## maple
## mips_single_cycle
module mips_single_cycle 
(rst, clk, inst_adr, inst, data_adr, data_in,
 data_out, mem_read, mem_write);
Settings: LEC_CHECK=0, CAP_MARGIN=20, CORE_MARGIN=2, CORE_UTILIZATION=66, MAX_ROUTING_LAYER=met4, SETUP_SLACK_MARGIN=1.07, SLEW_MARGIN=20; clock period 7.32 ns.
run.sh (not shown) runs the stock make flow with config.mk's settings and CLKGATE_MAP_FILE=.
maple: it failed during 5_1_grt, and the tool reported GRT-0232.
The following lists how zinc was set up differently from maple:
- CORE_UTILIZATION: 66 -> 65
- SETUP_SLACK_MARGIN: 1.07 -> unset
- MAX_ROUTING_LAYER: met4 -> unset
- the clock period (ns, I/O delays scaled along): 7.32 -> 8.95
Every stage of zinc finished as expected; the final checks, on the other hand, flagged negative setup slack, which means the layout fails.
Re async set-reset flop share out of synthesis: no difference whatsoever between zinc and maple.
zinc: final weighted congestion in routability-driven placement 0.032 above maple
zinc — area of the chip 1.5% higher, maple as reference
zinc vs. maple: vertical die dimension rose by about 0.8%; instance area at placement fell by 2.7%; number of buffers inserted by post-CTS setup repair fell by 43; placement row count rose by 1.
Compared with maple, zinc shows total half-perimeter wirelength after legalization and detailed placement that has gone down by a few percent.
> inputs changed (zinc -> willow)
- CORE_UTILIZATION now 40, was 65
- the clock period (ns, I/O delays scaled along) now 10.8, was 8.95
==> results <==
willow: PASS, flow complete, no timing, DRC or antenna violations
Taking willow over zinc, the final RePlAce weighted congestion ratio works out to 0.905.
Per the comparison of willow with zinc, signal arrival time at the worst endpoint +1.07 ns, fraction of power spent switching nets down 1.0 points, slack of the critical path +0.41 ns, count of clock-buffer cells in the layout now sits higher.

========
The RTL this note starts from:
==> flow/design.v <==
module adder_32b (a , b, cin, cout, sum);
  input [31:0] a, b;
  input cin;
  output cout;
  output [31:0] sum;
  assign {cout, sum} = a + b + cin;
endmodule
module alu (a, b, ctrl, y, zero);
  input signed [31:0] a, b;
  input [2:0] ctrl;
  output [31:0] y;
  output zero;
  assign y =  (ctrl == 3'b000) ? (a & b) :
              (ctrl == 3'b001) ? (a | b) : 
              (ctrl == 3'b010) ? (a + b) :
              (ctrl == 3'b110) ? (a - b) : ((a<b) ? 32'd1: 32'd0);
  assign zero = (y == 32'd0) ? 1'b1 : 1'b0;
endmodule
module alu_controller (alu_op, func, operation);
  input [1:0] alu_op;
  input [5:0] func;
  output [2:0] operation;
  reg [2:0] operation;
  always @(alu_op, func)
  begin
    operation = 3'b000;
    if (alu_op == 2'b00)         
      operation = 3'b010;
    else if (alu_op == 2'b01)    
      operation = 3'b110;
    else if (alu_op == 2'b10)
      begin
        case (func)
          6'b100000: operation = 3'b010;   
          6'b100011: operation = 3'b110;   
          6'b100100: operation = 3'b000;   
          6'b100101: operation = 3'b001;   
          6'b101010: operation = 3'b111;   
          default:   operation = 3'b000;
        endcase
      end
      else 
          operation = 3'b111;  
  end
endmodule
module controller 
( opcode, func, zero, reg_dst, mem_to_reg,
 reg_write, alu_src, mem_read, mem_write, pc_src,
  operation, jSel, wRsel, jalSel, pcSel
                  );
    input [5:0] opcode;
    input [5:0] func;
    input zero;
    output  reg_dst, mem_to_reg, reg_write, alu_src, 
            mem_read, mem_write, pc_src ,jSel,wRsel,jalSel,pcSel ;
    reg     reg_dst, mem_to_reg, reg_write, 
            alu_src, mem_read, mem_write, jSel,
            wRsel, jalSel, pcSel, temp; 
    output [2:0] operation;
    reg [1:0] alu_op;     
    reg branch;   
    alu_controller ALU_CTRL(alu_op, func, operation);
    always @(opcode)
    begin
      {reg_dst, alu_src, mem_to_reg, reg_write, mem_read, mem_write, branch, alu_op,jSel,wRsel,jalSel,pcSel} = 13'b0;
      case (opcode)
        6'b000000 : {reg_dst, reg_write, alu_op ,jSel,wRsel} = 6'b111011;   
        6'b100011 : {alu_src, mem_to_reg, reg_write, mem_read,jSel,wRsel} = 6'b111111; 
        6'b101011 : {alu_src, mem_write,jSel} = 3'b111;                                 
        6'b000100 : {branch, alu_op,jSel} = 4'b1011; 
        6'b001001: {reg_write, alu_src,jSel,wRsel} = 4'b1111; 
        6'b000010:  ; 
        6'b000011: {reg_write,jalSel} = 2'b11 ; 
        6'b000110: {jSel,pcSel} = 2'b11 ; 
        6'b001010: {reg_write,wRsel,alu_src,alu_op,jSel} = 6'b111111; 
      endcase
    end
    assign pc_src = branch & zero;
endmodule
module mux2to1_32b (i0, i1, sel, y);
  input [31:0] i0, i1;
  input sel;
  output [31:0] y;
  assign y = (sel==1'b1) ? i1 : i0;
endmodule
module mux2to1_5b (i0, i1, sel, y);
  input [4:0] i0, i1;
  input sel;
  output [4:0] y;
  assign y = (sel==1'b1) ? i1 : i0;
endmodule
module reg_32b (d_in, sclr, ld, clk, d_out);
  input [31:0] d_in;
  input sclr, ld, clk;
  output [31:0] d_out;
  reg [31:0] d_out;
  always @(posedge clk)
  begin
    if (sclr==1'b1)
      d_out <= 32'd0;
    else if (ld)
      d_out <= d_in;
  end
endmodule
module reg_file (wr_data, rd_reg1, rd_reg2, wr_reg, reg_write, rst, clk, rd_data1, rd_data2);
  input [31:0] wr_data;
  input [4:0] rd_reg1, rd_reg2, wr_reg;
  input reg_write, rst, clk;
  output [31:0] rd_data1, rd_data2;
  reg [31:0] register_file [0:31];
  integer i;
  assign rd_data1 = (rd_reg1 == 5'b0) ? 32'd0 : register_file[rd_reg1];
  assign rd_data2 = (rd_reg2 == 5'b0) ? 32'd0 : register_file[rd_reg2];
  always @(posedge clk)
    if (rst == 1'b1)
      for (i=0; i<32 ; i=i+1 )
        register_file[i] <= 32'd0;
    else if (reg_write == 1'b1)
      if(wr_reg != 5'd0)
        register_file[wr_reg] <= wr_data;
endmodule
module shl2 (d_in, d_out);
  input [31:0] d_in;
  output [31:0] d_out;
  assign d_out = d_in << 2;
endmodule
module shl2_26bit (d_in, d_out);
  input [25:0] d_in;
  output [27:0] d_out;
  assign d_out = {d_in  , 2'b0};
endmodule
module sign_ext (d_in, d_out);
  input [15:0] d_in;
  output [31:0] d_out;
  assign d_out = {{16{d_in[15]}}, d_in};
endmodule
module datapath ( clk, rst, inst_adr, inst, data_adr,
data_out, data_in ,regDst, mem_to_reg, alu_src,
 pc_src, alu_ctrl, reg_write,zero, jalSel, wRsel, jSel, pcSel
                 );
  input  clk, rst;
  input jalSel,wRsel,jSel,pcSel;
  output [31:0] inst_adr;
  input  [31:0] inst;
  output [31:0] data_adr;
  output [31:0] data_out;
  input  [31:0] data_in;
  input  regDst, mem_to_reg, alu_src, pc_src, reg_write;
  input  [2:0] alu_ctrl;
  output zero;
  wire [31:0] pc_out;
  wire cout_pc_adder;
  wire [31:0] pc_plus4;
  wire cout_pc_adder2;
  wire [31:0] read_data1, read_data2;
  wire [31:0] sgn_ext_out;
  wire [31:0] mux2_out;
  wire [31:0] alu_out;
  wire [31:0] adder2_out;
  wire [31:0] shl2_out;
  wire [31:0] mux3_out;
  wire [31:0] mux4_out;
  wire [4:0]  mux1_out;
  wire [4:0] mux5_out;
  wire [31:0] mux6_out;
  wire [31:0] mux7_out;
  wire [31:0] mux8_out;
  wire [27:0] outShl ;
  wire [31:0] jAdr ;
  reg_32b PC(mux8_out, rst, 1'b1, clk, pc_out);
  adder_32b ADDER_PC (pc_out , 32'd4, 1'b0, cout_pc_adder, pc_plus4);
  adder_32b ADDER2_PC(pc_plus4, shl2_out, 1'b0, cout_pc_adder2, adder2_out);
  mux2to1_32b MUX_6(pc_plus4, adder2_out, pc_src, mux3_out);
  shl2 SHL2(sgn_ext_out, shl2_out);
  mux2to1_32b MUX_7(mux3_out,read_data1, pcSel , mux7_out);
  shl2_26bit SHL2_26to28(inst[25:0], outShl);
  mux2to1_32b MUX_8(jAdr,mux7_out, jSel , mux8_out);
  mux2to1_5b MUX_1(inst[20:16], inst[15:11], regDst, mux1_out);
  mux2to1_5b MUX_2(mux1_out, 5'd31 , jalSel, mux5_out);
  mux2to1_32b MUX_3(pc_plus4, mux4_out, wRsel, mux6_out);
  reg_file  RF(mux6_out, inst[25:21], inst[20:16], mux5_out, reg_write, rst, clk, read_data1, read_data2);
  sign_ext SGN_EXT(inst[15:0], sgn_ext_out);
  mux2to1_32b MUX_5(read_data2, sgn_ext_out, alu_src, mux2_out);
  alu ALU(read_data1, mux2_out, alu_ctrl, alu_out, zero);
  mux2to1_32b MUX_4(alu_out, data_in, mem_to_reg, mux4_out);
  assign inst_adr = pc_out;
  assign data_adr = alu_out;
  assign data_out = read_data2;
  assign jAdr = {pc_plus4[31:28],outShl};
endmodule
module mips_single_cycle 
(rst, clk, inst_adr, inst, data_adr, data_in,
 data_out, mem_read, mem_write);
  input rst, clk;
  output [31:0] inst_adr;
  input  [31:0] inst;
  output [31:0] data_adr;
  input  [31:0] data_in;
  output [31:0] data_out;
  output mem_read, mem_write;
  wire reg_dst, mem_to_reg, alu_src,
   pc_src, reg_write, zero,jalSel,wRsel,jSel,pcSel;
  wire [2:0] alu_ctrl;
  datapath DP(  
    clk, rst, inst_adr, inst, data_adr,
    data_out, data_in ,reg_dst, mem_to_reg, alu_src, 
    pc_src, alu_ctrl, reg_write,
    zero, jalSel, wRsel, jSel, pcSel
            );
  controller CU(  
    inst[31:26], inst[5:0], zero, reg_dst,
     mem_to_reg, reg_write, alu_src,
      mem_read, mem_write, pc_src, alu_ctrl,
       jSel, wRsel, jalSel, pcSel
                );
endmodule
clock: 5.99 ns
lec_check: 0
cap_margin: 20
core_margin: 2
core_utilization: 58
setup_slack_margin: 1.38
slew_margin: 20
The baseline ran to the end with violations: setup timing.
Edit:
CORE_UTILIZATION = 66   (was 58)
MAX_ROUTING_LAYER = met4   (was unset)
SETUP_SLACK_MARGIN = -0.45   (was 1.38)
What happened:
- The changed run aborted during global routing
- synthesized area stays the same
- die area came out lower by 12%
- synthesized cell count is unchanged
Edit:
CORE_UTILIZATION = 40   (was 66)
MAX_ROUTING_LAYER = unset   (was met4)
SETUP_SLACK_MARGIN = unset   (was -0.45)
clock period = 11.0 ns   (was 5.99 ns; I/O delays follow)
What happened: The new run finished with timing, DRC and antenna clean. Area after synthesis does not change. Synthesized cell count is unchanged. Die size grows by 64%.
Edit:
CORE_UTILIZATION = 60   (was 40)
CTS_CLUSTER_SIZE = 61   (was unset)
HOLD_SLACK_MARGIN = 0.3   (was unset)
SETUP_SLACK_MARGIN = 1.38   (was unset)
clock period = 5.99 ns   (was 11.0 ns; I/O delays follow)
=>
- The new run completed and failed the layout checks on setup timing
- setup slack is worse by 1.8 ns
- cell count rises by 1.8%
- synthesized cell count is unchanged
- total power rises by 100%
Power is estimated from default activity; no workload was simulated.
